==> flow/design.v <==
module shifter(in, shift, out);
  input [15:0] in;
  input [1:0] shift;
  output reg [15:0] out;
  always @(*) begin
    case(shift)
      2'b00: out = in;   
      2'b01: out = in << 1;   
      2'b10: out = in >> 1;   
      2'b11: out = {in[15], in[15:1]};   
      default: out = {16{1'bx}};    
    endcase
  end
endmodule
module ALU(ain, bin, alu_op, out, status);
  input [15:0] ain, bin;
  input [1:0] alu_op;
  output [15:0] out;
  output [2:0] status;
  ALU_result result(ain, bin, alu_op, out);  
  ALU_status result_status(ain, bin, out, status);  
endmodule
module ALU_result(ain, bin, alu_op, out);
  input [15:0] ain, bin;
  input [1:0] alu_op;
  output reg [15:0] out;
  always @(*) begin
    case(alu_op)
      2'b00: out = ain + bin;   
      2'b01: out = ain - bin;   
      2'b10: out = ain & bin;   
      2'b11: out = ~bin;        
      default: out = {16{1'bx}};   
    endcase
  end
endmodule
module ALU_status(ain, bin, alu_result, status);
  input [15:0] ain, bin, alu_result;
  output [2:0] status;
  assign status = {ain[15] & bin[15] & ~alu_result[15],   
                   alu_result[15],         
                   alu_result == 16'b0};   
endmodule
module Load_enabled_register(clk, load, in, out);
  parameter width = 16;  
  input clk, load;
  input [width-1:0] in;
  output [width-1:0] out; 
  reg [width-1:0] out;  
  wire[width-1:0] next_out = load ? in : out;
  always @(posedge clk) begin
    out <= next_out;   
  end
endmodule
module Decoder(in, out);
  parameter in_width = 3;
  parameter out_width = 8;
  input [in_width-1:0] in;
  output [out_width-1:0] out;
  wire [out_width-1:0] out = 1 << in; 
endmodule
module MUX_2in_binary(in1, in0, select, out);
  parameter width = 16;   
  input [width-1:0] in1, in0;
  input select;
  output reg [width-1:0] out;
  always @(*) begin
    case(select)
      1'b0: out = in0;
      1'b1: out = in1;
      default: out = {width{1'bx}};   
    endcase
  end
endmodule
module MUX_4in_binary(in3, in2, in1, in0, select, out);
  parameter width = 16;   
  input [width-1:0] in3, in2, in1, in0;
  input [1:0] select;
  output reg [width-1:0] out;
  always @(*) begin
    case(select)
      2'b00: out = in0;
      2'b01: out = in1;
      2'b10: out = in2;
      2'b11: out = in3;
      default: out = {width{1'bx}};   
    endcase
  end
endmodule
module MUX_8in(in7, in6, in5, in4, in3, in2, in1, in0, select, out);
  parameter width = 16;  
  input [width-1:0] in7, in6, in5, in4, in3, in2, in1, in0;
  input [7:0] select;
  output reg [width-1:0] out;
  always @(*) begin
    case(select)
      8'b00000001: out = in0;
      8'b00000010: out = in1;
      8'b00000100: out = in2;
      8'b00001000: out = in3;
      8'b00010000: out = in4;
      8'b00100000: out = in5;
      8'b01000000: out = in6;
      8'b10000000: out = in7;
      default: out = {width{1'bx}};  
    endcase
  end
endmodule
module Register_file(clk, data_in, write, writenum, readnum, data_out);
  input clk, write;   
  input [2:0] writenum, readnum;   
  input [15:0] data_in;  
  output [15:0] data_out;  
  wire [7:0] decoded_writenum;
  Decoder #(3, 8) decoder_write(writenum, decoded_writenum);
  wire [15:0] R0, R1, R2, R3, R4, R5, R6, R7; 
  Load_enabled_register #(16) R0_reg(clk, write & decoded_writenum[0], data_in, R0);
  Load_enabled_register #(16) R1_reg(clk, write & decoded_writenum[1], data_in, R1);
  Load_enabled_register #(16) R2_reg(clk, write & decoded_writenum[2], data_in, R2);
  Load_enabled_register #(16) R3_reg(clk, write & decoded_writenum[3], data_in, R3);
  Load_enabled_register #(16) R4_reg(clk, write & decoded_writenum[4], data_in, R4);
  Load_enabled_register #(16) R5_reg(clk, write & decoded_writenum[5], data_in, R5);
  Load_enabled_register #(16) R6_reg(clk, write & decoded_writenum[6], data_in, R6);
  Load_enabled_register #(16) R7_reg(clk, write & decoded_writenum[7], data_in, R7);
  wire [7:0] decoded_readnum;
  Decoder #(3, 8) decoder_read(readnum, decoded_readnum);
  MUX_8in #(16) output_multiplexer(R7, R6, R5, R4, R3, R2, R1, R0, decoded_readnum, data_out);
endmodule
module datapath(clk,  
                readnum, vsel, loada, loadb,   
                shift, asel, bsel, ALUop, loadc, loads, sximm5,  
                writenum, write, sximm8, mdata, PC,  
                status, datapath_out  
              );
   input clk, write, asel, bsel, loada, loadb, loadc, loads;
   input [2:0] readnum, writenum;
   input [1:0] ALUop, shift, vsel;
   input [15:0] mdata, sximm8, sximm5;
   input [7:0] PC;
   output [2:0] status;
   output [15:0] datapath_out;  
   wire [15:0] reg_data_in;   
   wire [15:0] reg_data_out;
   Register_file REGFILE(clk, reg_data_in, write, writenum, readnum, reg_data_out);
   wire [15:0] pipeline_reg_A_out, pipeline_reg_B_out;
   Load_enabled_register #(16) pipeline_reg_A(clk, loada, reg_data_out, pipeline_reg_A_out);
   Load_enabled_register #(16) pipeline_reg_B(clk, loadb, reg_data_out, pipeline_reg_B_out);
   wire [15:0] pipeline_reg_B_out_shifted;
   shifter shift_reg_B(pipeline_reg_B_out, shift, pipeline_reg_B_out_shifted);
   wire [15:0] source_operand_A_out, source_operand_B_out;
   MUX_2in_binary source_operand_A(16'b0, pipeline_reg_A_out, asel, source_operand_A_out);
   MUX_2in_binary source_operand_B(sximm5, pipeline_reg_B_out_shifted, bsel, source_operand_B_out);
   wire [15:0] alu_out;
   wire[2:0] alu_status;
   ALU alu_block(source_operand_A_out, source_operand_B_out, ALUop, alu_out, alu_status);
   Load_enabled_register #(3) status_register(clk, loads, alu_status, status);
   Load_enabled_register #(16) pipeline_reg_C(clk, loadc, alu_out, datapath_out);
   MUX_4in_binary writeback_mux(mdata, sximm8, {8'b0, PC}, datapath_out, vsel, reg_data_in);
endmodule
module vDFF(clk,D,Q);
  parameter n=1;
  input clk;
  input [n-1:0] D;
  output [n-1:0] Q;
  reg [n-1:0] Q;
  always @(posedge clk)
    Q <= D;
endmodule
module cpu(clk,reset,s,load,in,out,N,V,Z,w);
  input clk, reset, s, load;
  input [15:0] in;
  output [15:0] out;
  output N, V, Z, w;
  wire [15:0] inst_reg_out;
  Load_enabled_register #(16) instruction_register(clk, load, in, inst_reg_out);
  wire [2:0] nsel, opcode, readnum, writenum;
  wire [1:0] op, ALUop, shift;
  wire [15:0] sximm5, sximm8;
  Inst_dec instruction_decoder(inst_reg_out, nsel, opcode, op, ALUop, sximm5, sximm8, shift, readnum, writenum);
  wire [1:0] vsel;
  wire loada, loadb, asel, bsel, loadc, loads, write; 
  Controller datapath_controller(clk, s, reset, opcode, op, w, loada, loadb, loadc, loads, asel, bsel, vsel, nsel, write);
  datapath DP(.clk(clk),  
                .readnum(readnum), .vsel(vsel), .loada(loada), .loadb(loadb),   
                .shift(shift), .asel(asel), .bsel(bsel), .ALUop(ALUop), .loadc(loadc), .loads(loads), .sximm5(sximm5),  
                .writenum(writenum), .write(write), .sximm8(sximm8), .mdata(16'b0), .PC(8'b0),  
                .status({V, N, Z}), .datapath_out(out)  
              );
endmodule
module Inst_dec(inst_reg, nsel, opcode, op, ALUop, sximm5, sximm8, shift, readnum, writenum);
  input [15:0] inst_reg;
  input [2:0] nsel;
  output [2:0] opcode, readnum, writenum;
  output [1:0] op, ALUop, shift;
  output [15:0] sximm5, sximm8;
  assign opcode = inst_reg[15:13];
  assign op = inst_reg[12:11];
  assign ALUop = op;  
  assign sximm5 = { {11{inst_reg[4]}}, inst_reg[4:0] };   
  assign sximm8 = { {8{inst_reg[7]}}, inst_reg[7:0] };    
  assign shift = inst_reg[4:3];
  assign readnum = (nsel == 3'b001) ? inst_reg[10:8]   
                 : (nsel == 3'b010) ? inst_reg[7:5]    
                 : (nsel == 3'b100) ? inst_reg[2:0]    
                 : 3'bxxx;
  assign writenum = readnum;
endmodule
module Controller(clk, s, reset, opcode, op, w, loada, loadb, loadc, loads, asel, bsel, vsel, nsel, write);
  input clk, s, reset;
  input [2:0] opcode;
  input [1:0] op;
  output w, loada, loadb, loadc, loads, asel, bsel, write;
  output [2:0] nsel;
  output [1:0] vsel;
  wire [2:0] present_state, next_state;
  wire [2:0] next_state_reset = reset ? 3'b000 : next_state;
  reg [15:0] next;
  vDFF #(3) clk_state(clk, next_state_reset, present_state);
  always @(*) begin
    casex({s, opcode, op, present_state})
      {6'b0xxxxx, 3'b000}: next = {3'b000, 13'b1000000000000};   
      {6'b1xxxxx, 3'b000}: next = {3'b001, 13'b1000000000000};  
      {6'bx11010, 3'b001}: next = {3'b101, 13'b0};  
      {6'bx10101, 3'b001}, {6'bx101x0, 3'b001}: next = {3'b010, 13'b0};  
      {6'bx11000, 3'b001}, {6'bx10111, 3'b001}: next = {3'b011, 13'b0};  
      {6'bxxxxxx, 3'b010}: next = {3'b011, 13'b0100000000010};  
      {6'bxxxxxx, 3'b011}: next = {3'b100, 13'b0010000001000};  
      {6'bx11000, 3'b100}: next = {3'b101, 13'b0001010000000};  
      {6'bx10111, 3'b100}, {6'bx101x0, 3'b100}: next = {3'b101, 13'b0001000000000};  
      {6'bx10101, 3'b100}: next = {3'b000, 13'b0000100000000};  
      {6'bx11010, 3'b101}: next = {3'b000, 13'b0000000100011};  
      {6'bxxxxxx, 3'b101}: next = {3'b000, 13'b0000000000101};  
      default: next = {16{1'bx}};
   endcase
  end
  assign {next_state, w, loada, loadb, loadc, loads, asel, bsel, vsel, nsel, write} = next;
endmodule
==> flow/run.sh <==
#!/bin/bash
# the make line also repeats each setting of config.mk as NAME=value (left out here)
make -C /OpenROAD-flow-scripts/flow DESIGN_CONFIG=/design/flow/config.mk WORK_HOME=/design/flow/orfs CLKGATE_MAP_FILE= finish
==> flow/config.mk <==
export PLATFORM = sky130hd
export DESIGN_NAME = cpu
export DESIGN_NICKNAME = cpu
export VERILOG_FILES = /design/flow/design.v
export SDC_FILE = /design/flow/constraint.sdc
export NUM_CORES = 4
export LEC_CHECK = 0
export ABC_AREA = 0
export CAP_MARGIN = 20
export CELL_PAD_IN_SITES_DETAIL_PLACEMENT = 1
export CELL_PAD_IN_SITES_GLOBAL_PLACEMENT = 1
export CORE_MARGIN = 2
export CORE_UTILIZATION = 44
export CTS_CLUSTER_SIZE = 66
export GPL_TIMING_DRIVEN = 0
export MIN_ROUTING_LAYER = met2
export PLACE_DENSITY_LB_ADDON = 0.07
export SETUP_SLACK_MARGIN = 0.72
export SLEW_MARGIN = 20
==> flow/constraint.sdc <==
create_clock -name core_clock -period 6.59 [get_ports {clk}]
set_input_delay 1.3180 -clock core_clock [delete_from_list [all_inputs] [get_ports {clk}]]
set_output_delay 1.3180 -clock core_clock [all_outputs]
set_load 0.01 [all_outputs]
==> flow_summary.rst, run 1 <==
Implementation results
======================

.. list-table::
   :header-rows: 1

   * - Metric
     - Value
   * - Number of nets with antenna violations after routing
     - 0
   * - Post-synthesis chip area from yosys
     - 0.00998 mm²
   * - Layout area overhead
     - 14.9%
   * - Critical setup path kind
     - reg2reg
   * - Largest cells by area
     - sky130_fd_sc_hd__edfxtp_1 59%, sky130_fd_sc_hd__nand2_1 3.9%, sky130_fd_sc_hd__mux4_2 3.6%, sky130_fd_sc_hd__mux2i_1 3.4%, sky130_fd_sc_hd__a21oi_1 2.0%
   * - Max clock buf depth
     - 2
   * - Die outline area
     - 0.0239 mm²
   * - NetSw
     - 943 µW
   * - First-pass GRT wire length
     - 43100 µm
   * - Critical path's largest stage delay
     - 480 ps
   * - Average wire per standard cell
     - 24.2 µm
   * - Number of buffers created by CTS
     - 17
   * - CP arrival
     - 5840 ps
   * - Type of origin of the critical path
     - flop
   * - Area inside the core boundary
     - between 0.02 and 0.025 mm²
   * - Tightest Hold Check Type
     - reg2reg
   * - Beginning of the worst hold path
     - DP.REGFILE.R0_reg.out[11]
   * - Tally of unique sky130hd cells used after synthesis
     - 89
   * - Launching element of the worst setup path
     - instruction_register.out[11]
   * - Power density relative to cell area
     - 271 mW/mm²
   * - Power dissipated in combinational cells
     - 600 µW
   * - Count of warning messages emitted by the tools
     - 28
   * - P_clk
     - 1060 µW
   * - Gate count after technology mapping
     - between 700 and 800
   * - Min Clock Period, post-route
     - 5560 ps
   * - Run status
     - timing/DRC/antenna clean
   * - Share of synthesized registers carrying an async set or reset
     - 0%
   * - Post-layout net count
     - 895
   * - Buf/Inv on CP
     - 4
   * - Combinational family with the most area after synthesis
     - simple AND/OR/NAND/NOR gates
   * - Unrepaired setup endpoints after global routing
     - no
   * - Number of fill cells in the layout
     - 2311
   * - Transition at the pin with the smallest max-transition slack
     - 1050 ps
   * - Final Hold Vio Count
     - 0
   * - Part of the total power dissipated in combinational logic
     - 19.3%
   * - I/O Buffers
     - 39
   * - Most frequent cell after synthesis
     - sky130_fd_sc_hd__edfxtp_1
   * - Reg-to-reg critical path startpoint
     - instruction_register.out[11]
   * - Total track usage
     - 35.8%
   * - Sequential power share
     - 46.4%
   * - Final clock period utilization by the worst path
     - 84.3%
   * - Register share after synthesis
     - 59.2%
   * - Worst reg2reg endpoint
     - DP.status_register.out[0]
   * - Clk root buf
     - sky130_fd_sc_hd__clkbuf_16
   * - Half-perimeter wire length after placement
     - 20400 µm
   * - Most repeated library cell on the critical path
     - sky130_fd_sc_hd__buf_2
   * - DR iter-0 viols
     - 1642
   * - Post-synth regs
     - 198
   * - Core Density at Floorplan
     - 44.5%
   * - Simple share
     - 13.4%
   * - Setup crit end kind
     - flop
   * - Synth top cells by count
     - 195 x sky130_fd_sc_hd__edfxtp_1, 105 x sky130_fd_sc_hd__nand2_1, 52 x sky130_fd_sc_hd__nor2_1
   * - Final WL
     - 28000 µm
   * - Routability-driven placement congestion ratio
     - 0.834
   * - Per-cell via count in the routed design
     - 8.00
   * - Global-route met2 utilization
     - 46.1%
   * - WHS Path Cells
     - 1
   * - Mean post-synth cell area
     - around 13 µm²
   * - Final sum of negative setup slack
     - 0 ps
   * - Mux cell area share after synthesis
     - 7.47%
   * - Number of warnings printed during yosys synthesis
     - 9
   * - Worst reg2reg setup slack
     - 1030 ps
   * - DR pass1 iterations
     - 10
   * - Floorplan die width
     - roughly 150 µm
   * - Top flip-flop cell by instance count after synthesis
     - sky130_fd_sc_hd__edfxtp_1
   * - Synth area leader
     - sky130_fd_sc_hd__edfxtp_1
   * - Global Route met1 Usage
     - 0%
   * - Total stage count of the critical path
     - 18
   * - Critical path required time
     - 6870 ps
   * - Number of cell instances after yosys synthesis
     - approximately 790
   * - Clk pwr share
     - 34.2%
   * - Post-Synth Adder-Cell Area
     - 2.18%
   * - Hold EP
     - DP.pipeline_reg_A.out[11]
   * - Max Transition Viols Final
     - 0
   * - Final hold slack
     - between 600 and 700 ps
   * - Peak-usage layer in the global routing report
     - met2
   * - Internal power consumption
     - around 2200 µW
   * - Area leader share
     - 58.6%
   * - Power consumed by sequential cells
     - about 1400 µW
   * - Global-route congestion overflow total
     - 0
   * - Final worst clock skew
     - 14.7 ps
   * - # setup viols final
     - 0
   * - Count of library flops with an enable pin
     - 195
   * - I/O pin cnt
     - approximately 40
   * - Total via count in the routed design
     - a little over 9k
   * - Clock input transition at the sequential cells of the worst setup and hold paths
     - 80 ps
   * - H-tree levels
     - 4
   * - Max frequency
     - 180 MHz
   * - Group drawing the most power
     - sequential cells
   * - Static power due to leakage
     - between 0.004 and 0.005 µW
   * - Die y size
     - 155 µm
   * - Sequence of cells on the critical path
     - buf_2 > nand4bb_2 > or3_4 > buf_2 > clkbuf_2 > nand2_1 > ha_1 > inv_1 > fa_1 > a21o_1 > maj3_1 > a22oi_1 > nor4b_1 > nor3_2 > o2111ai_1 > a2111oi_1 > nand4bb_1 > nor4b_2
   * - Largest net degree at the start of global routing
     - 23
   * - Switch share
     - a little under a third
   * - Critical path destination
     - DP.status_register.out[0]
   * - Max VDD drop
     - 0.000243 V
   * - Vias in the first global route
     - 10.6k
   * - Clock latency at the later pin of the worst-skew pair
     - roughly 450 ps
   * - Compound-cell area share of the yosys netlist
     - 12.2%
   * - Clock tree from TritonCTS
     - done
   * - Antenna diode count
     - 0
   * - Number of rows in the core area
     - 55
   * - Biggest fanout along the worst timing path
     - 10
   * - Met3 Use GR
     - 45.2%
   * - XOR/XNOR share of the synthesized area
     - 2.89%
   * - Antenna violations before repair
     - 0
   * - Nets in the synthesized netlist
     - 830
   * - Maximum Capacitance Violations
     - 0
   * - Reg2reg path depth
     - 18
   * - Worst rel slew slack
     - 29.8%
   * - CP max-delay cell
     - sky130_fd_sc_hd__or3_4
   * - Cell family with the largest share of critical-path delay
     - simple AND/OR/NAND/NOR gates
   * - Final routed DRC violation total
     - 0
   * - Synthesized cell area
     - 0.00998 mm²
   * - Clock Sink Count
     - 198
## stage by stage
| step | cells | utilization, % | setup WS (ps) | total power (µW) | area [µm²] |
|---|---|---|---|---|---|
| 2_1_floorplan | 794 | - | 1870 | 1850 | 9980 |
| 6_report | 1157 | 51.1 | 1030 | 3110 | 11500 |
| 5_1_grt | 1157 | 51.1 | 737 | 3220 | 11500 |
| 3_5_place_dp | 1125 | 48.3 | 983 | 2040 | 10800 |
| 3_3_place_gp | 1118 | 47.8 | -646 | 2020 | 10700 |
| 4_1_cts | 1157 | 51.1 | 930 | 3100 | 11500 |
## layer usage
layer	vias to the layer above	wire (µm)
met2	2713	15400
li1	3145	-
met5	-	72
met1	3167	0
met3	227	10800
met4	6	1740
## layout make-up
| class | count | area (µm²) | share of cell area [%] |
|---|---|---|---|
| plain buffers | 44 | 216 | 1.89 |
| inverters | 13 | 48.8 | 0.425 |
| multi-input cells | 539 | 3850 | 33.6 |
| well taps | 285 | 357 | 3.11 |
| flip-flops and latches | 198 | 5920 | 51.6 |
| clock buffers | 17 | 425 | 3.71 |
| repair buffers | 46 | 465 | 4.06 |
| clock inverters | 15 | 195 | 1.70 |
## what timing repair did
item                       in CTS  in global routing
setup endpoints to repair       0                  1
setup buffers                   0                  0
hold buffers                    0                  0
resized                         0                  4
==> inputs of run 2 (changes only) <==
- ABC_AREA: 0 -> 1
- CELL_PAD_IN_SITES_DETAIL_PLACEMENT: 1 -> default
- CELL_PAD_IN_SITES_GLOBAL_PLACEMENT: 1 -> default
- CORE_UTILIZATION: 44 -> 72
- CTS_CLUSTER_DIAMETER: default -> 396
- CTS_CLUSTER_SIZE: 66 -> 93
- GPL_TIMING_DRIVEN: 0 -> default
- MIN_ROUTING_LAYER: met2 -> default
- PLACE_DENSITY_LB_ADDON: 0.07 -> default
- SETUP_SLACK_MARGIN: 0.72 -> default
- TNS_END_PERCENT: default -> 20
- clock period: 6.59 -> 4.23 ns (I/O delays scaled with it)
==> run 2 against run 1 <==
Against the previous run:
- design area decreased by 0.77%
- synthesized cell count rose by 31%
- core utilization grew 32 points
- sequential share of layout area rose by 0.40 points
- die area down 37%
- clock power is 53% higher
- setup slack got worse by 770 ps
- clock skew fell by 4.6 ps
- highest routed layer is now met4
- count of clock-buffer cells in the layout is 1 higher
- worst hold slack lost 49 ps
==> flow_summary.rst, run 2 <==
Implementation results
======================

.. list-table::
   :header-rows: 1

   * - Metric
     - Value
   * - Total power
     - 4750 µW (+53%)
   * - Number of nets with antenna violations after routing
     - 0 (unchanged)
   * - Total stage count of the critical path
     - 23 (+5)
   * - Floorplan die width
     - 122 µm (-21%)
   * - Final clock period utilization by the worst path
     - 93.7% (+9.4 points)
   * - Antenna diode count
     - 0 (unchanged)
   * - First-pass GRT wire length
     - 37800 µm (-12%)
   * - Power consumed by sequential cells
     - 2270 µW (+58%)
   * - Max clock buf depth
     - 2 (unchanged)
   * - Static power due to leakage
     - 0.00483 µW (+20%)
   * - Clock latency at the later pin of the worst-skew pair
     - 440 ps (about the same)
   * - Final Hold Vio Count
     - 0 (unchanged)
   * - Post-synth regs
     - 198 (unchanged)
   * - Switch share
     - 30.4% (about the same)
   * - Die outline area
     - 0.0150 mm² (-37%)
   * - Core Density at Floorplan
     - 73.2% (+29 points)
   * - CP arrival
     - 4170 ps (-1670 ps)
   * - Number of cell instances after yosys synthesis
     - 1037 (+31%)
   * - Critical path's largest stage delay
     - 520 ps (+40 ps)
   * - Hold buffers post-CTS
     - 0 (unchanged)
   * - Biggest fanout along the worst timing path
     - 9 (-1)
   * - Placed cell count
     - 1251 (+11%)
   * - Internal power consumption
     - 3310 µW (+53%)
   * - Gate count after technology mapping
     - 1037 (+31%)
   * - Clock input transition at the sequential cells of the worst setup and hold paths
     - 80 ps (about the same)
   * - Group drawing the most power
     - sequential cells
   * - Global-route congestion overflow total
     - 0 (unchanged)
   * - Number of rows in the core area
     - 43 (-22%)
   * - Reg-to-reg critical path startpoint
     - instruction_register.out[4]
   * - Vias in the first global route
     - 7341 (-31%)
   * - Clock Sink Count
     - 198 (unchanged)
   * - Compound-cell area share of the yosys netlist
     - 6.69% (-5.5 points)
   * - Reg2reg path depth
     - 23 (+5)
   * - Setup crit end kind
     - flop
   * - Share of synthesized registers carrying an async set or reset
     - 0% (unchanged)
   * - Die y size
     - 122 µm (-21%)
   * - Total track usage
     - 33.7% (-2.1 points)
   * - Mux cell area share after synthesis
     - 0% (-7.5 points)
   * - Critical path required time
     - 4430 ps (-2440 ps)
   * - Largest cells by area
     - sky130_fd_sc_hd__edfxtp_1 58%, sky130_fd_sc_hd__nand2_1 7.3%, sky130_fd_sc_hd__inv_1 5.8%, sky130_fd_sc_hd__nor2_1 4.0%, sky130_fd_sc_hd__nand3_1 3.9%
   * - Top flip-flop cell by instance count after synthesis
     - sky130_fd_sc_hd__edfxtp_1
   * - Post-layout net count
     - 1132 (+26%)
   * - Clk root buf
     - sky130_fd_sc_hd__clkbuf_16
   * - Critical path destination
     - DP.status_register.out[0]
   * - Area inside the core boundary
     - 0.0138 mm² (-39%)
   * - Final WL
     - 24600 µm (-12%)
   * - Mean post-synth cell area
     - 9.72 µm² (-23%)
   * - Max frequency
     - 252 MHz (+40%)
   * - Min Clock Period, post-route
     - 3960 ps (-1590 ps)
   * - Launching element of the worst setup path
     - instruction_register.out[4]
   * - WHS Path Cells
     - 2 (+1)
   * - Synth top cells by count
     - 197 x sky130_fd_sc_hd__nand2_1, 195 x sky130_fd_sc_hd__edfxtp_1, 155 x sky130_fd_sc_hd__inv_1
   * - Critical setup path kind
     - reg2reg
   * - Cell family with the largest share of critical-path delay
     - simple AND/OR/NAND/NOR gates
   * - CP max-delay cell
     - sky130_fd_sc_hd__edfxtp_1
   * - Count of warning messages emitted by the tools
     - 31 (+11%)
   * - Number of fill cells in the layout
     - 755 (-67%)
   * - Count of library flops with an enable pin
     - 195 (unchanged)
   * - DR pass1 iterations
     - 7 (-3)
   * - NetSw
     - 1440 µW (+53%)
   * - Half-perimeter wire length after placement
     - 16800 µm (-18%)
   * - Worst rel slew slack
     - 30.0% (+0.22 points)
   * - Run status
     - timing/DRC/antenna clean
   * - Tightest Hold Check Type
     - reg2reg
   * - Number of warnings printed during yosys synthesis
     - 9 (unchanged)
   * - Post-synthesis chip area from yosys
     - 0.0101 mm² (+0.98%)
   * - Post-Synth Adder-Cell Area
     - 2.06% (-0.12 points)
   * - Worst reg2reg endpoint
     - DP.status_register.out[0]
   * - Final worst clock skew
     - 10.1 ps (-4.60 ps)
   * - Simple share
     - 23.7% (+10 points)
   * - Most repeated library cell on the critical path
     - sky130_fd_sc_hd__nand2_1
   * - Layout Cells excl Fill
     - 1289 (+11%)
   * - P_clk
     - 1620 µW (+53%)
   * - Maximum Capacitance Violations
     - 0 (unchanged)
   * - Beginning of the worst hold path
     - DP.REGFILE.R0_reg.out[9]
   * - DR iter-0 viols
     - 1046 (-36%)
   * - Register area
     - 0.00592 mm² (unchanged)
   * - Clk pwr share
     - 34.1% (about the same)
   * - Average wire per standard cell
     - 19.1 µm (-21%)
   * - Transition at the pin with the smallest max-transition slack
     - 1040 ps (-14.3 ps)
   * - Sequential power share
     - 47.9% (+1.5 points)
   * - Buf/Inv on CP
     - 3 (-1)
   * - Type of origin of the critical path
     - flop
   * - Register share after synthesis
     - 58.7% (-0.57 points)
   * - Power density relative to cell area
     - 417 mW/mm² (+54%)
   * - Combinational family with the most area after synthesis
     - simple AND/OR/NAND/NOR gates
   * - Max Transition Viols Final
     - 0 (unchanged)
   * - Routability-driven placement congestion ratio
     - 0.905 (+8.5%)
   * - Clock tree from TritonCTS
     - done
   * - Synth area leader
     - sky130_fd_sc_hd__edfxtp_1
   * - Sequence of cells on the critical path
     - buf_4 > nor2_4 > nand2_1 > nand2_1 > inv_1 > ha_1 > nand4_1 > nor2_1 > nand2_1 > nor3_1 > or2_2 > xor2_1 > ha_1 > a21oi_1 > nand2_1 > nand2_1 > nand3_1 > nand2_1 > nand3_1 > nand2_1 > inv_2 > nand3_1 > nor2_1
   * - Most frequent cell after synthesis
     - sky130_fd_sc_hd__nand2_1
   * - I/O pin cnt
     - 40 (unchanged)
   * - Number of buffers created by CTS
     - 17 (unchanged)
   * - Synthesized cell area
     - 0.0101 mm² (+0.98%)
   * - I/O Buffers
     - 39 (unchanged)
   * - Part of the total power dissipated in combinational logic
     - 18.1% (-1.2 points)
   * - Power dissipated in combinational cells
     - 858 µW (+43%)
   * - XOR/XNOR share of the synthesized area
     - 0.608% (-2.3 points)
   * - H-tree levels
     - 4 (unchanged)
   * - # setup viols final
     - 0 (unchanged)
   * - Nets in the synthesized netlist
     - 1073 (+29%)
   * - Max VDD drop
     - 0.000476 V (+96%)
   * - Tally of unique sky130hd cells used after synthesis
     - 47 (-47%)
   * - Worst reg2reg setup slack
     - 270 ps (-770 ps)
   * - Antenna violations before repair
     - 0 (unchanged)
   * - Multi-input gate area
     - 0.00336 mm² (-13%)
   * - Area leader share
     - 58.1% (-0.57 points)
   * - Largest net degree at the start of global routing
     - 37 (+61%)
   * - Hold EP
     - DP.pipeline_reg_A.out[9]
   * - Layout area overhead
     - 12.9%
   * - Total via count in the routed design
     - 7935 (-14%)
   * - Per-cell via count in the routed design
     - 6.16 (-23%)
   * - Final routed DRC violation total
     - 0 (unchanged)
run 2: stage by stage:
| stage | cell area (µm²) | utilization (%) | hold WS (ps) | worst slack [ps] | setup TNS (ps) |
|---|---|---|---|---|---|
| 6_report | 11400 | 82.7 | 576 | 266 | 0 |
| 3_5_place_dp | 10700 | 78.0 | 561 | 301 | 0 |
| 4_1_cts | 11300 | 82.3 | 583 | 279 | 0 |
| 2_1_floorplan | 10100 | - | 529 | -238 | -7620 |
| 3_3_place_gp | 10700 | 78.0 | 551 | 387 | 0 |
| 5_1_grt | 11400 | 82.7 | 614 | -7.08 | -7.08 |
run 2: metal layers:
metal	up-vias	wire length (µm)	track usage, %
met5	-	0	0
met4	0	748	12.1
met3	78	2100	5.53
met2	511	12300	57.7
met1	3712	9420	43.8
li1	3634	-	-
run 2: cell type report:
| cell class | count | share of cell area, % |
|---|---|---|
| Sequential cell | 198 | 52.0 |
| Multi-Input combinational cell | 633 | 29.5 |
| Inverter | 179 | 5.97 |
| Timing Repair Buffer | 67 | 5.27 |
| Clock buffer | 18 | 3.77 |
| Tap cell | 180 | 1.98 |
| Clock inverter | 14 | 1.51 |
run 2: timing repair:
item,in CTS,in global routing
gates resized,0,1
setup endpoints to repair,0,4
setup buffers,0,6
==> inputs of run 3 (changes only) <==
- CAP_MARGIN: 20 -> 0
- CTS_CLUSTER_DIAMETER: 396 -> 372
- CTS_CLUSTER_SIZE: 93 -> 14
- PLACE_DENSITY_LB_ADDON: default -> 0.14
- SETUP_SLACK_MARGIN: default -> -0.19
- SLEW_MARGIN: 20 -> 25
- TNS_END_PERCENT: 20 -> default
- clock period: 4.23 -> 3.18 ns (I/O delays scaled with it)
==> run 3 against run 2 <==
Against the previous run:
- the run now fails in detailed placement
- synthesized cell count did not move
- die area did not move
- area after synthesis is the same
==> flow_summary.rst, run 3 <==
Physical design figures
=======================

.. list-table::
   :header-rows: 1

   * - Metric
     - Value
   * - Run status
     - stopped before the end
   * - Last stage reached
     - detailed placement
   * - Halt Reason
     - [ERROR DPL-0033] detailed placement checks failed during check placement.
   * - Synth top cells by count
     - 197 x sky130_fd_sc_hd__nand2_1, 195 x sky130_fd_sc_hd__edfxtp_1, 155 x sky130_fd_sc_hd__inv_1
   * - Post-Synth Adder-Cell Area
     - 2.06% (unchanged)
   * - Most frequent cell after synthesis
     - sky130_fd_sc_hd__nand2_1
   * - Floorplan die width
     - 122 µm (unchanged)
   * - Mux cell area share after synthesis
     - 0% (unchanged)
   * - Count of library flops with an enable pin
     - 195 (unchanged)
   * - Number of rows in the core area
     - 43 (unchanged)
   * - Die outline area
     - 0.0150 mm² (unchanged)
   * - Top flip-flop cell by instance count after synthesis
     - sky130_fd_sc_hd__edfxtp_1
   * - Mean post-synth cell area
     - 9.72 µm² (unchanged)
   * - Routability-driven placement congestion ratio
     - 0.946 (+4.5%)
   * - I/O pin cnt
     - 40 (unchanged)
   * - Share of synthesized registers carrying an async set or reset
     - 0% (unchanged)
   * - Number of cell instances after yosys synthesis
     - 1037 (unchanged)
   * - Combinational family with the most area after synthesis
     - simple AND/OR/NAND/NOR gates
   * - Number of warnings printed during yosys synthesis
     - 9 (unchanged)
   * - Area inside the core boundary
     - 0.0138 mm² (unchanged)
   * - Area leader share
     - 58.1% (unchanged)
   * - Die y size
     - 122 µm (unchanged)
   * - Gate count after technology mapping
     - 1037 (unchanged)
   * - Core Density at Floorplan
     - 73.2% (unchanged)
   * - Register share after synthesis
     - 58.7% (unchanged)
   * - Post-synth regs
     - 198 (unchanged)
   * - Largest cells by area
     - sky130_fd_sc_hd__edfxtp_1 58%, sky130_fd_sc_hd__nand2_1 7.3%, sky130_fd_sc_hd__inv_1 5.8%, sky130_fd_sc_hd__nor2_1 4.0%, sky130_fd_sc_hd__nand3_1 3.9%
   * - Nets in the synthesized netlist
     - 1073 (unchanged)
   * - XOR/XNOR share of the synthesized area
     - 0.608% (unchanged)
   * - Synthesized cell area
     - 0.0101 mm² (unchanged)
   * - Simple share
     - 23.7% (unchanged)
   * - I/O Buffers
     - 39 (unchanged)
   * - Synth area leader
     - sky130_fd_sc_hd__edfxtp_1
   * - Post-synthesis chip area from yosys
     - 0.0101 mm² (unchanged)
   * - Compound-cell area share of the yosys netlist
     - 6.69% (unchanged)
   * - Tally of unique sky130hd cells used after synthesis
     - 47 (unchanged)
run 3: stage by stage:
| stage | power (µW) | worst slack [ps] | TNS [ps] | hold slack (ps) |
|---|---|---|---|---|
| after floorplan | 3890 | -164 | -8450 | 529 |
| after global placement | 4410 | -215 | -1560 | 546 |
==> inputs of run 4 (changes only) <==
- CAP_MARGIN: 0 -> 40
- CORE_UTILIZATION: 72 -> 70
- CTS_CLUSTER_DIAMETER: 372 -> 360
- CTS_CLUSTER_SIZE: 14 -> 66
- GPL_TIMING_DRIVEN: default -> 1
- HOLD_SLACK_MARGIN: default -> 0.29
- MIN_ROUTING_LAYER: default -> met1
- PLACE_DENSITY_LB_ADDON: 0.14 -> 0.07
- SETUP_SLACK_MARGIN: -0.19 -> -0.5
- SLEW_MARGIN: 25 -> 20
- clock period: 3.18 -> 9.11 ns (I/O delays scaled with it)
==> run 4 against run 3 <==
Against the previous run:
- now clean on timing, DRC and antenna
- synthesized cell count unchanged
- area after synthesis unchanged
- die area increased by 2.8%
==> flow_summary.rst, run 4 <==
Implementation results
======================

.. list-table::
   :header-rows: 1

   * - Metric
     - Value
   * - Reg-to-reg critical path startpoint
     - instruction_register.out[12]
   * - Max Transition Viols Final
     - 0
   * - Clock Sink Count
     - 198
   * - Total stage count of the critical path
     - 10
   * - Worst reg2reg endpoint
     - DP.REGFILE.R3_reg.out[10]
   * - Per-cell via count in the routed design
     - 6.17
   * - Number of rows in the core area
     - 43 (unchanged)
   * - Post-CTS Setup Bufs
     - 0
   * - Final clock period utilization by the worst path
     - 54.5%
   * - I/O Buffers
     - 39 (unchanged)
   * - Launching element of the worst setup path
     - s
   * - Clk root buf
     - sky130_fd_sc_hd__clkbuf_16
   * - Maximum Capacitance Violations
     - 0
   * - Final WL
     - around 26000 µm
   * - Clock latency at the later pin of the worst-skew pair
     - 450 ps
   * - NetSw
     - 661 µW
   * - Final routed DRC violation total
     - 0
   * - Number of cell instances after yosys synthesis
     - 1037 (unchanged)
   * - Die outline area
     - 0.0154 mm² (+2.8%)
   * - Sequence of cells on the critical path
     - clkdlybuf4s50_1 > o31ai_1 > nor4_4 > nand3_2 > o211ai_2 > o21ai_2 > buf_4 > inv_2 > nand3_2 > nor2_2
   * - Most frequent cell after synthesis
     - sky130_fd_sc_hd__nand2_1
   * - XOR/XNOR share of the synthesized area
     - 0.608% (unchanged)
   * - Part of the total power dissipated in combinational logic
     - roughly 17%
   * - Run status
     - timing/DRC/antenna clean
   * - Number of warnings printed during yosys synthesis
     - 9 (unchanged)
   * - Utilization of the core after routing
     - 81.4%
   * - Register share after synthesis
     - 58.7% (unchanged)
   * - Final Hold Vio Count
     - 0
   * - Worst rel slew slack
     - 47.5%
   * - Half-perimeter wire length after placement
     - 17700 µm
   * - Floorplan die width
     - 124 µm (+1.4%)
   * - Number of resized instances in the post-cts repair step
     - 0
   * - Type of origin of the critical path
     - input pin
   * - Cell family with the largest share of critical-path delay
     - simple AND/OR/NAND/NOR gates
   * - Static power due to leakage
     - approximately 0.0048 µW
   * - Max clock buf depth
     - 2
   * - Worst reg2reg setup slack
     - ~4600 ps
   * - Area leader share
     - 58.1% (unchanged)
   * - Critical path required time
     - 9190 ps
   * - Mean post-synth cell area
     - 9.72 µm² (unchanged)
   * - WHS Path Cells
     - 2
   * - Max frequency
     - 201 MHz
   * - I/O pin cnt
     - 40 (unchanged)
   * - Average wire per standard cell
     - roughly 20 µm
   * - Group drawing the most power
     - sequential cells
   * - P_clk
     - about 840 µW
   * - Gate count after technology mapping
     - 1037 (unchanged)
   * - # setup viols final
     - 0
   * - Core Density at Floorplan
     - 72.1% (-1.1 points)
   * - Area inside the core boundary
     - 0.0140 mm² (+1.6%)
   * - Hold buffers post-CTS
     - 0
   * - Critical path destination
     - DP.REGFILE.R3_reg.out[10]
   * - Synth top cells by count
     - 197 x sky130_fd_sc_hd__nand2_1, 195 x sky130_fd_sc_hd__edfxtp_1, 155 x sky130_fd_sc_hd__inv_1
   * - Critical setup path kind
     - in2reg
   * - Post-synth regs
     - 198 (unchanged)
   * - Clock tree from TritonCTS
     - done
   * - DR pass1 iterations
     - 7
   * - Antenna violations before repair
     - 0
   * - Die y size
     - 124 µm (+1.4%)
   * - Unrepaired setup endpoints after global routing
     - no
   * - Critical path's largest stage delay
     - between 700 and 800 ps
   * - Nets in the synthesized netlist
     - 1073 (unchanged)
   * - Share of synthesized registers carrying an async set or reset
     - 0% (unchanged)
   * - Compound-cell area share of the yosys netlist
     - 6.69% (unchanged)
   * - Number of nets with antenna violations after routing
     - 0
   * - Switch share
     - 28.8%
   * - Max VDD drop
     - ~0.00019 V
   * - Largest net degree at the start of global routing
     - 38
   * - Power consumed by sequential cells
     - 1060 µW
   * - Routability-driven placement congestion ratio
     - 0.972 (+2.7%)
   * - Beginning of the worst hold path
     - DP.REGFILE.R0_reg.out[14]
   * - Buf/Inv on CP
     - 3
   * - Post-Synth Adder-Cell Area
     - 2.06% (unchanged)
   * - Tally of unique sky130hd cells used after synthesis
     - 47 (unchanged)
   * - Sequential power share
     - 46.1%
   * - Min Clock Period, post-route
     - 4970 ps
   * - Mux cell area share after synthesis
     - 0% (unchanged)
   * - DR iter-0 viols
     - approximately 1.1k
   * - Layout area overhead
     - 12.9%
   * - Antenna diode count
     - 0
   * - Most repeated library cell on the critical path
     - sky130_fd_sc_hd__nand3_2
   * - Combinational family with the most area after synthesis
     - simple AND/OR/NAND/NOR gates
   * - Internal power consumption
     - 1630 µW
   * - Post-layout net count
     - 1122
   * - H-tree levels
     - 4
   * - Transition at the pin with the smallest max-transition slack
     - slightly below 800 ps
   * - CP arrival
     - a little over 5000 ps
   * - Tightest Hold Check Type
     - reg2reg
   * - Reg2reg path depth
     - 12
   * - Power density relative to cell area
     - 201 mW/mm²
   * - Synth area leader
     - sky130_fd_sc_hd__edfxtp_1
   * - Hold EP
     - DP.pipeline_reg_A.out[14]
   * - Largest cells by area
     - sky130_fd_sc_hd__edfxtp_1 58%, sky130_fd_sc_hd__nand2_1 7.3%, sky130_fd_sc_hd__inv_1 5.8%, sky130_fd_sc_hd__nor2_1 4.0%, sky130_fd_sc_hd__nand3_1 3.9%
   * - Synthesized cell area
     - 0.0101 mm² (unchanged)
   * - Vias in the first global route
     - 7365
   * - Count of library flops with an enable pin
     - 195 (unchanged)
   * - Total via count in the routed design
     - 7889
   * - Setup crit end kind
     - flop
   * - Top flip-flop cell by instance count after synthesis
     - sky130_fd_sc_hd__edfxtp_1
   * - Post-synthesis chip area from yosys
     - 0.0101 mm² (unchanged)
   * - First-pass GRT wire length
     - 39500 µm
   * - CP max-delay cell
     - sky130_fd_sc_hd__nor2_2
   * - Count of warning messages emitted by the tools
     - 28
   * - Clock input transition at the sequential cells of the worst setup and hold paths
     - 80 ps
   * - Final worst clock skew
     - 8.47 ps
   * - Final sum of negative setup slack
     - 0 ps
   * - Clk pwr share
     - between 30% and 40%
   * - Power dissipated in combinational cells
     - approximately 400 µW
   * - Number of buffers created by CTS
     - 17
   * - Total track usage
     - a little over a third
   * - Biggest fanout along the worst timing path
     - 22
   * - Simple share
     - 23.7% (unchanged)
   * - Global-route congestion overflow total
     - 0
-- run 4: layout make-up --
type | instances | area [µm²]
clock inverters | 15 | 238
multi-input cells | 633 | 3360
flip-flops and latches | 198 | 5920
inverters | 179 | 679
clock buffers | 17 | 425
fillers | 820 | 2610
repair buffers | 57 | 537
well taps | 180 | 225
-- run 4: routing by layer --
layer	vias to the layer above	GRT usage, %	share of wire [%]
met1	3674	46.2	37
met4	0	12.3	3.0
li1	3610	-	-
met5	-	0	0
met2	521	57.4	48
met3	84	10.5	12
-- run 4: through the flow --
step	total power (µW)	std cells	hold WS (ps)	setup WS [ps]	cell area (µm²)
after floorplan	1350	1037	529	4020	10100
after global placement	1440	1244	548	3560	10700
after detailed placement	1450	1245	554	3800	10700
after CTS	2270	1277	574	4230	11400
after global routing	2360	1279	599	3960	11400
final	2290	1279	569	4140	11400
==> inputs of run 5 (changes only) <==
- ABC_AREA: 1 -> 0
- CAP_MARGIN: 40 -> 20
- CORE_UTILIZATION: 70 -> 65
- CTS_CLUSTER_DIAMETER: 360 -> default
- HOLD_SLACK_MARGIN: 0.29 -> default
- SETUP_SLACK_MARGIN: -0.5 -> default
- clock period: 9.11 -> 11.7 ns (I/O delays scaled with it)
==> run 5 against run 4 <==
Against the previous run:
- still clean
- combinational power is 25% lower
- non-clock buffer count is 1 higher
- total power is 26% lower
==> flow_summary.rst, run 5 <==
Implementation results
======================

.. list-table::
   :header-rows: 1

   * - Metric
     - Value
   * - Final WL
     - 22500 µm (-13%)
   * - Power dissipated in combinational cells
     - 296 µW (-25%)
   * - Combinational family with the most area after synthesis
     - simple AND/OR/NAND/NOR gates
   * - Total via count in the routed design
     - 6750 (-14%)
   * - Worst rel slew slack
     - 29.8% (-18 points)
   * - Layout area overhead
     - 11.6%
   * - Number of buffers created by CTS
     - 17 (unchanged)
   * - Core Density at Floorplan
     - 66.2% (-5.9 points)
   * - Switch share
     - 27.5% (-1.3 points)
   * - Share of synthesized registers carrying an async set or reset
     - 0% (unchanged)
   * - Count of warning messages emitted by the tools
     - 28 (unchanged)
   * - # setup viols final
     - 0 (unchanged)
   * - Post-route worst setup slack
     - 6130 ps (+1980 ps)
   * - Synth top cells by count
     - 195 x sky130_fd_sc_hd__edfxtp_1, 105 x sky130_fd_sc_hd__nand2_1, 52 x sky130_fd_sc_hd__nor2_1
   * - NetSw
     - 466 µW (-30%)
   * - Utilization of the core after routing
     - 73.8% (-7.5 points)
   * - Critical path's largest stage delay
     - 900 ps (+160 ps)
   * - Buf/Inv on CP
     - 2 (-1)
   * - Antenna violations before repair
     - 0 (unchanged)
   * - Largest net degree at the start of global routing
     - 46 (+21%)
   * - Clock input transition at the sequential cells of the worst setup and hold paths
     - 70 ps (about the same)
   * - Max Transition Viols Final
     - 0 (unchanged)
   * - Gate count after technology mapping
     - 794 (-23%)
   * - Transition at the pin with the smallest max-transition slack
     - 1050 ps (+266 ps)
   * - Launching element of the worst setup path
     - s
   * - Number of rows in the core area
     - 45 (+4.7%)
   * - Number of resized instances in the post-cts repair step
     - 0 (unchanged)
   * - Post-synthesis chip area from yosys
     - 0.00998 mm² (-0.97%)
   * - Internal power consumption
     - 1230 µW (-25%)
   * - Die outline area
     - 0.0164 mm² (+6.4%)
   * - Synth area leader
     - sky130_fd_sc_hd__edfxtp_1
   * - Die y size
     - 128 µm (+3.2%)
   * - Cell family with the largest share of critical-path delay
     - simple AND/OR/NAND/NOR gates
   * - Routability-driven placement congestion ratio
     - 0.895 (-7.9%)
   * - Number of nets with antenna violations after routing
     - 0 (unchanged)
   * - Worst setup slack before clock tree synthesis
     - 5680 ps (+1880 ps)
   * - H-tree levels
     - 4 (unchanged)
   * - CP arrival
     - 5640 ps (+590 ps)
   * - Most frequent cell after synthesis
     - sky130_fd_sc_hd__edfxtp_1
   * - Run status
     - timing/DRC/antenna clean
   * - Area inside the core boundary
     - 0.0151 mm² (+7.9%)
   * - Power consumed by sequential cells
     - 815 µW (-23%)
   * - CP max-delay cell
     - sky130_fd_sc_hd__and3_1
   * - Critical path destination
     - DP.REGFILE.R5_reg.out[3]
   * - Mux cell area share after synthesis
     - 7.47% (+7.5 points)
   * - Post-synth regs
     - 198 (unchanged)
   * - Setup crit end kind
     - flop
   * - Power density relative to cell area
     - 152 mW/mm² (-25%)
   * - Count of library flops with an enable pin
     - 195 (unchanged)
   * - XOR/XNOR share of the synthesized area
     - 2.89% (+2.3 points)
   * - Number of cell instances after yosys synthesis
     - 794 (-23%)
   * - Critical path required time
     - 11760 ps (+2570 ps)
   * - Largest cells by area
     - sky130_fd_sc_hd__edfxtp_1 59%, sky130_fd_sc_hd__nand2_1 3.9%, sky130_fd_sc_hd__mux4_2 3.6%, sky130_fd_sc_hd__mux2i_1 3.4%, sky130_fd_sc_hd__a21oi_1 2.0%
   * - DR pass1 iterations
     - 8 (+1)
   * - Compound-cell area share of the yosys netlist
     - 12.2% (+5.5 points)
   * - P_clk
     - 579 µW (-31%)
   * - Number of warnings printed during yosys synthesis
     - 9 (unchanged)
   * - Max frequency
     - 179 MHz
   * - Clock Sink Count
     - 198 (unchanged)
   * - Register share after synthesis
     - 59.2% (+0.57 points)
   * - Critical setup path kind
     - in2reg
   * - Biggest fanout along the worst timing path
     - 39 (+77%)
   * - WHS Path Cells
     - 1 (-1)
   * - Worst reg2reg setup slack
     - 6580 ps (+1960 ps)
   * - Final sum of negative setup slack
     - 0 ps (unchanged)
   * - Post-CTS Setup Bufs
     - 0 (unchanged)
   * - Max clock buf depth
     - 2 (unchanged)
   * - Static power due to leakage
     - 0.00397 µW (-18%)
   * - Total track usage
     - 28.8% (-6.7 points)
   * - Nets in the synthesized netlist
     - 830 (-23%)
   * - Clk root buf
     - sky130_fd_sc_hd__clkbuf_16
   * - I/O Buffers
     - 39 (unchanged)
   * - Vias in the first global route
     - 6499 (-12%)
   * - Antenna diode count
     - 0 (unchanged)
   * - Post-layout net count
     - 863 (-23%)
   * - Beginning of the worst hold path
     - DP.REGFILE.R0_reg.out[11]
   * - Floorplan die width
     - 128 µm (+3.2%)
   * - Area leader share
     - 58.6% (+0.57 points)
   * - Total power
     - 1690 µW (-26%)
   * - Hold buffers post-CTS
     - 0 (unchanged)
   * - Final routed DRC violation total
     - 0 (unchanged)
   * - Worst reg2reg endpoint
     - DP.status_register.out[0]
   * - Clock latency at the later pin of the worst-skew pair
     - 440 ps (about the same)
   * - Synthesized cell area
     - 0.00998 mm² (-0.97%)
   * - Part of the total power dissipated in combinational logic
     - 17.5% (+0.3 points)
   * - Sequential power share
     - 48.2% (+2.1 points)
   * - Tightest Hold Check Type
     - reg2reg
   * - First-pass GRT wire length
     - 35400 µm (-10%)
   * - Mean post-synth cell area
     - 12.6 µm² (+29%)
   * - DR iter-0 viols
     - 744 (-34%)
   * - Per-cell via count in the routed design
     - 6.57 (+6.5%)
   * - Top flip-flop cell by instance count after synthesis
     - sky130_fd_sc_hd__edfxtp_1
   * - Reg2reg path depth
     - 17 (+5)
   * - Max VDD drop
     - 0.000118 V (-37%)
   * - Final Hold Vio Count
     - 0 (unchanged)
   * - Total stage count of the critical path
     - 8 (-2)
   * - Group drawing the most power
     - sequential cells
   * - Clock tree from TritonCTS
     - done
   * - Global-route congestion overflow total
     - 0 (unchanged)
   * - Simple share
     - 13.4% (-10 points)
   * - Reg-to-reg critical path startpoint
     - instruction_register.out[3]
   * - Final worst clock skew
     - 11.0 ps (+2.48 ps)
   * - Final clock period utilization by the worst path
     - 47.6% (-6.9 points)
   * - Unrepaired setup endpoints after global routing
     - no
   * - Half-perimeter wire length after placement
     - 15300 µm (-14%)
   * - Tally of unique sky130hd cells used after synthesis
     - 89 (+89%)
   * - Post-Synth Adder-Cell Area
     - 2.18% (+0.12 points)
   * - I/O pin cnt
     - 40 (unchanged)
   * - Sequence of cells on the critical path
     - clkdlybuf4s50_1 > o221a_2 > o2111ai_1 > nor4_2 > mux2i_1 > o21a_1 > buf_4 > and3_1
   * - Type of origin of the critical path
     - input pin
   * - Average wire per standard cell
     - 21.9 µm (+8.5%)
   * - Min Clock Period, post-route
     - 5570 ps
   * - Hold EP
     - DP.pipeline_reg_A.out[11]
   * - Maximum Capacitance Violations
     - 0 (unchanged)
   * - Clk pwr share
     - 34.3% (-2.4 points)
==> run 5: routing by layer <==
metal	vias up	share of wire (%)	GRT usage [%]
met5	-	0	0
met2	210	50	46.8
met1	3408	44	40.2
met4	0	1.5	10.0
met3	33	5.0	4.55
li1	3099	-	-
==> run 5: cell type report <==
| type | count | area (µm²) |
|---|---|---|
| repair buffers | 58 | 531 |
| well taps | 188 | 235 |
| fillers | 983 | 3950 |
| clock inverters | 14 | 164 |
| clock buffers | 18 | 429 |
| multi-input cells | 539 | 3820 |
| flip-flops and latches | 198 | 5920 |
| inverters | 13 | 48.8 |
==> run 5: per-stage QoR <==
step / area [µm²] / hold WS (ps) / instances
floorplan: 9980 / 543 / 794
global placement: 10500 / 576 / 995
detailed placement: 10500 / 592 / 995
CTS: 11100 / 609 / 1027
global route: 11100 / 619 / 1028
finish: 11100 / 606 / 1028
==> inputs of run 6 (changes only) <==
- ABC_AREA: 0 -> 1
- CORE_ASPECT_RATIO: default -> 0.5
- CORE_UTILIZATION: 65 -> 63
- CTS_CLUSTER_DIAMETER: default -> 322
- CTS_CLUSTER_SIZE: 66 -> 93
- GPL_TIMING_DRIVEN: 1 -> default
- MIN_ROUTING_LAYER: met1 -> default
- PLACE_DENSITY: default -> 0.35
- PLACE_DENSITY_LB_ADDON: 0.07 -> default
- clock period: 11.7 -> 4.09 ns (I/O delays scaled with it)
==> run 6 against run 5 <==
Against the previous run:
- combinational power rose to 3.0 times the previous value
- clock skew increased by 9.4 ps
- synthesized cell count rose by 31%
- clock power rose to 2.9 times the previous value
- sequential power grew to 2.9 times the previous value
- register-to-register slack got worse by 6300 ps
- setup slack got worse by 5800 ps
- flip-flop count stayed put
- via count up 13%
- area after synthesis grew 0.98%
==> flow_summary.rst, run 6 <==
Implementation results
======================

.. list-table::
   :header-rows: 1

   * - Metric
     - Value
   * - First-pass GRT wire length
     - 37700 µm (+6.4%)
   * - Area leader share
     - 58.1% (-0.57 points)
   * - Total track usage
     - 29.8% (+1.0 points)
   * - Maximum Capacitance Violations
     - 0 (unchanged)
   * - Most frequent cell after synthesis
     - sky130_fd_sc_hd__nand2_1
   * - CP max-delay cell
     - sky130_fd_sc_hd__edfxtp_1
   * - Worst reg2reg endpoint
     - DP.status_register.out[0]
   * - Number of warnings printed during yosys synthesis
     - 9 (unchanged)
   * - Static power due to leakage
     - 0.00487 µW (+23%)
   * - Half-perimeter wire length after placement
     - 17200 µm (+13%)
   * - Critical path required time
     - 4300 ps (-7460 ps)
   * - Area inside the core boundary
     - 0.0155 mm² (+3.0%)
   * - Setup crit end kind
     - flop
   * - Synth top cells by count
     - 197 x sky130_fd_sc_hd__nand2_1, 195 x sky130_fd_sc_hd__edfxtp_1, 155 x sky130_fd_sc_hd__inv_1
   * - Clk pwr share
     - 34.1% (-0.2 points)
   * - Final Hold Vio Count
     - 0 (unchanged)
   * - Sequential power share
     - 47.8% (-0.4 points)
   * - Final worst clock skew
     - 20.4 ps (+9.40 ps)
   * - Floorplan die width
     - 183 µm (+43%)
   * - Count of library flops with an enable pin
     - 195 (unchanged)
   * - Group drawing the most power
     - sequential cells
   * - Compound-cell area share of the yosys netlist
     - 6.69% (-5.5 points)
   * - Nets in the synthesized netlist
     - 1073 (+29%)
   * - Register share after synthesis
     - 58.7% (-0.57 points)
   * - Type of origin of the critical path
     - flop
   * - Final routed DRC violation total
     - 0 (unchanged)
   * - Number of buffers created by CTS
     - 17 (unchanged)
   * - Power dissipated in combinational cells
     - 893 µW (+200%)
   * - Post-Synth Adder-Cell Area
     - 2.06% (-0.12 points)
   * - Average wire per standard cell
     - 18.4 µm (-16%)
   * - Final WL
     - 24300 µm (+8.0%)
   * - Total power
     - 4920 µW (+190%)
   * - Share of synthesized registers carrying an async set or reset
     - 0% (unchanged)
   * - Post-route worst setup slack
     - 316 ps (-5810 ps)
   * - Tally of unique sky130hd cells used after synthesis
     - 47 (-47%)
   * - Die outline area
     - 0.0171 mm² (+4.4%)
   * - Reg2reg path depth
     - 21 (+4)
   * - Post-placement cell area
     - 0.0108 mm² (+2.8%)
   * - Top flip-flop cell by instance count after synthesis
     - sky130_fd_sc_hd__edfxtp_1
   * - Synth area leader
     - sky130_fd_sc_hd__edfxtp_1
   * - Clock tree from TritonCTS
     - done
   * - Clk root buf
     - sky130_fd_sc_hd__clkbuf_16
   * - Post-synth regs
     - 198 (unchanged)
   * - Largest cells by area
     - sky130_fd_sc_hd__edfxtp_1 58%, sky130_fd_sc_hd__nand2_1 7.3%, sky130_fd_sc_hd__inv_1 5.8%, sky130_fd_sc_hd__nor2_1 4.0%, sky130_fd_sc_hd__nand3_1 3.9%
   * - Most repeated library cell on the critical path
     - sky130_fd_sc_hd__nand2_1
   * - P_clk
     - 1680 µW (+190%)
   * - Die y size
     - 93.5 µm (-27%)
   * - Power density relative to cell area
     - 429 mW/mm² (+180%)
   * - DR iter-0 viols
     - 804 (+8.1%)
   * - Worst setup slack before clock tree synthesis
     - 90.6 ps (-5580 ps)
   * - Max Transition Viols Final
     - 0 (unchanged)
   * - Launching element of the worst setup path
     - instruction_register.out[4]
   * - Max VDD drop
     - 0.000387 V (+230%)
   * - Transition at the pin with the smallest max-transition slack
     - 1020 ps (-30.0 ps)
   * - Gate count after technology mapping
     - 1037 (+31%)
   * - Combinational family with the most area after synthesis
     - simple AND/OR/NAND/NOR gates
   * - Run status
     - timing/DRC/antenna clean
   * - Clock latency at the later pin of the worst-skew pair
     - 440 ps (about the same)
   * - Reg-to-reg critical path startpoint
     - instruction_register.out[4]
   * - H-tree levels
     - 4 (unchanged)
   * - CP arrival
     - 3990 ps (-1650 ps)
   * - Clock input transition at the sequential cells of the worst setup and hold paths
     - 80 ps (about the same)
   * - Final clock period utilization by the worst path
     - 92.3% (+45 points)
   * - Tightest Hold Check Type
     - reg2reg
   * - # setup viols final
     - 0 (unchanged)
   * - Hold buffers post-CTS
     - 0 (unchanged)
   * - Post-layout net count
     - 1139 (+32%)
   * - Total stage count of the critical path
     - 21 (+13)
   * - Number of nets with antenna violations after routing
     - 0 (unchanged)
   * - Buf/Inv on CP
     - 1 (-1)
   * - Power consumed by sequential cells
     - 2350 µW (+190%)
   * - Final standard cell area without fillers
     - 0.0115 mm² (+3.0%)
   * - XOR/XNOR share of the synthesized area
     - 0.608% (-2.3 points)
   * - Min Clock Period, post-route
     - 3770 ps
   * - Total via count in the routed design
     - 7624 (+13%)
   * - Largest net degree at the start of global routing
     - 37 (-20%)
   * - Critical setup path kind
     - reg2reg
   * - Synthesized cell area
     - 0.0101 mm² (+0.98%)
   * - NetSw
     - 1450 µW (+210%)
   * - Critical path destination
     - DP.status_register.out[0]
   * - WHS Path Cells
     - 2 (+1)
   * - Core Density at Floorplan
     - 64.9% (-1.3 points)
   * - Beginning of the worst hold path
     - DP.REGFILE.R0_reg.out[0]
   * - Antenna diode count
     - 0 (unchanged)
   * - Antenna violations before repair
     - 0 (unchanged)
   * - Vias in the first global route
     - 7001 (+7.7%)
   * - I/O pin cnt
     - 40 (unchanged)
   * - Post-synthesis chip area from yosys
     - 0.0101 mm² (+0.98%)
   * - Routability-driven placement congestion ratio
     - 0.899 (+0.41%)
   * - Mux cell area share after synthesis
     - 0% (-7.5 points)
   * - I/O Buffers
     - 39 (unchanged)
   * - Worst rel slew slack
     - 31.1% (+1.3 points)
   * - Layout area overhead
     - 13.9%
   * - Sequence of cells on the critical path
     - nor2_4 > nand2_1 > nand2_1 > inv_1 > ha_1 > nand4_1 > nor2_1 > nand2_1 > nor3_1 > or2_2 > xor2_1 > ha_2 > nand2_1 > nor2_2 > nand4_1 > nand3_1 > nand2_1 > nor2_1 > nor2_2 > nand2_1 > nor2_1
   * - Internal power consumption
     - 3470 µW (+180%)
   * - Biggest fanout along the worst timing path
     - 9 (-77%)
   * - Mean post-synth cell area
     - 9.72 µm² (-23%)
   * - DR pass1 iterations
     - 5 (-3)
   * - Critical path's largest stage delay
     - 490 ps (-410 ps)
   * - Max frequency
     - 265 MHz
   * - Global-route congestion overflow total
     - 0 (unchanged)
   * - Part of the total power dissipated in combinational logic
     - 18.2% (+0.7 points)
   * - Simple share
     - 23.7% (+10 points)
   * - Number of cell instances after yosys synthesis
     - 1037 (+31%)
   * - Max clock buf depth
     - 2 (unchanged)
   * - Count of warning messages emitted by the tools
     - 31 (+11%)
   * - Number of rows in the core area
     - 32 (-29%)
   * - Clock Sink Count
     - 198 (unchanged)
   * - Cell family with the largest share of critical-path delay
     - simple AND/OR/NAND/NOR gates
   * - Worst reg2reg setup slack
     - 320 ps (-6260 ps)
   * - Switch share
     - 29.5% (+2.0 points)
   * - Per-cell via count in the routed design
     - 5.78 (-12%)
   * - Hold EP
     - DP.pipeline_reg_B.out[0]
## run 6: what timing repair did
action | 4_1_cts | 5_1_grt
buffers inserted | 0 | 4
gates resized | 0 | 5
endpoints found under the setup margin | 0 | 5
## run 6: final cells by class
| cell class | instances | area [µm²] |
|---|---|---|
| clock buffers | 17 | 425 |
| clock inverters | 15 | 170 |
| fillers | 1098 | 4060 |
| inverters | 179 | 679 |
| multi-input cells | 633 | 3380 |
| flip-flops and latches | 198 | 5920 |
| well taps | 204 | 255 |
| repair buffers | 74 | 653 |
## run 6: per-layer routing
metal / track usage [%] / routed length, µm / vias to the layer above
met4: 7.27 / 242 / 0
li1: - / - / 3638
met1: 46.3 / 11400 / 3646
met5: 0 / 0 / -
met2: 44.2 / 10600 / 313
met3: 4.60 / 2020 / 27
## run 6: metrics by stage
step	hold slack [ps]	setup TNS (ps)	util, %	std cells
2_1_floorplan	529	-12100	-	1037
3_3_place_gp	544	0	69.8	1284
3_5_place_dp	555	0	69.8	1284
4_1_cts	573	0	73.6	1316
5_1_grt	616	-0.283	73.9	1320
6_report	573	0	73.9	1320
==> inputs of run 7 (changes only) <==
- ABC_AREA: 1 -> 0
- CORE_ASPECT_RATIO: 0.5 -> default
- CORE_UTILIZATION: 63 -> 67
- CTS_CLUSTER_DIAMETER: 322 -> default
- CTS_CLUSTER_SIZE: 93 -> 15
- GPL_TIMING_DRIVEN: default -> 1
- MIN_ROUTING_LAYER: default -> met1
- PLACE_DENSITY: 0.35 -> default
- PLACE_DENSITY_LB_ADDON: default -> 0.07
- SETUP_SLACK_MARGIN: default -> 1.06
- clock period: 4.09 -> 3.7 ns (I/O delays scaled with it)
==> run 7 against run 6 <==
Against the previous run:
- the flow now stops in clock tree synthesis
- synthesized cell count decreased by 23%
- die area fell by 7.0%
- area after synthesis is 0.97% lower
==> flow_summary.rst, run 7 <==
Physical design figures
=======================

.. list-table::
   :header-rows: 1

   * - Metric
     - Value
   * - Run status
     - stopped before the end
   * - Last stage reached
     - clock tree synthesis
   * - Halt Reason
     - [ERROR DPL-0033] detailed placement checks failed during check placement.
   * - Compound-cell area share of the yosys netlist
     - 12.2% (+5.5 points)
   * - Tally of unique sky130hd cells used after synthesis
     - 89 (+89%)
   * - I/O Buffers
     - 39 (unchanged)
   * - Post-synth regs
     - 198 (unchanged)
   * - Die y size
     - 126 µm (+35%)
   * - Mux cell area share after synthesis
     - 7.47% (+7.5 points)
   * - Number of warnings printed during yosys synthesis
     - 9 (unchanged)
   * - Die outline area
     - 0.0159 mm² (-7.0%)
   * - Count of library flops with an enable pin
     - 195 (unchanged)
   * - Register share after synthesis
     - 59.2% (+0.57 points)
   * - Nets in the synthesized netlist
     - 830 (-23%)
   * - Placed cell count
     - 1082 (-16%)
   * - Core Density at Floorplan
     - 68.7% (+3.8 points)
   * - Combinational family with the most area after synthesis
     - simple AND/OR/NAND/NOR gates
   * - Floorplan die width
     - 126 µm (-31%)
   * - Post-synthesis chip area from yosys
     - 0.00998 mm² (-0.97%)
   * - Area leader share
     - 58.6% (+0.57 points)
   * - Synthesized cell area
     - 0.00998 mm² (-0.97%)
   * - Area inside the core boundary
     - 0.0145 mm² (-6.4%)
   * - Number of rows in the core area
     - 44 (+38%)
   * - Top flip-flop cell by instance count after synthesis
     - sky130_fd_sc_hd__edfxtp_1
   * - Synth area leader
     - sky130_fd_sc_hd__edfxtp_1
   * - Number of cell instances after yosys synthesis
     - 794 (-23%)
   * - Synth top cells by count
     - 195 x sky130_fd_sc_hd__edfxtp_1, 105 x sky130_fd_sc_hd__nand2_1, 52 x sky130_fd_sc_hd__nor2_1
   * - Share of synthesized registers carrying an async set or reset
     - 0% (unchanged)
   * - Half-perimeter wire length after placement
     - 16900 µm (-1.8%)
   * - I/O pin cnt
     - 40 (unchanged)
   * - Largest cells by area
     - sky130_fd_sc_hd__edfxtp_1 59%, sky130_fd_sc_hd__nand2_1 3.9%, sky130_fd_sc_hd__mux4_2 3.6%, sky130_fd_sc_hd__mux2i_1 3.4%, sky130_fd_sc_hd__a21oi_1 2.0%
   * - Gate count after technology mapping
     - 794 (-23%)
   * - Routability-driven placement congestion ratio
     - 0.897 (-0.23%)
   * - XOR/XNOR share of the synthesized area
     - 2.89% (+2.3 points)
   * - Post-Synth Adder-Cell Area
     - 2.18% (+0.12 points)
   * - Mean post-synth cell area
     - 12.6 µm² (+29%)
   * - Simple share
     - 13.4% (-10 points)
   * - Most frequent cell after synthesis
     - sky130_fd_sc_hd__edfxtp_1
run 7: stage by stage:
| stage | hold slack (ps) | cell area, µm² | utilization, % | setup WS, ps | setup TNS (ps) |
|---|---|---|---|---|---|
| after floorplan | 543 | 10100 | - | -303 | -3730 |
| after global placement | 589 | 11400 | 78.5 | -208 | -1270 |
| after detailed placement | 604 | 11400 | 78.5 | -328 | -10500 |
Power and IR drop assume default switching activity.
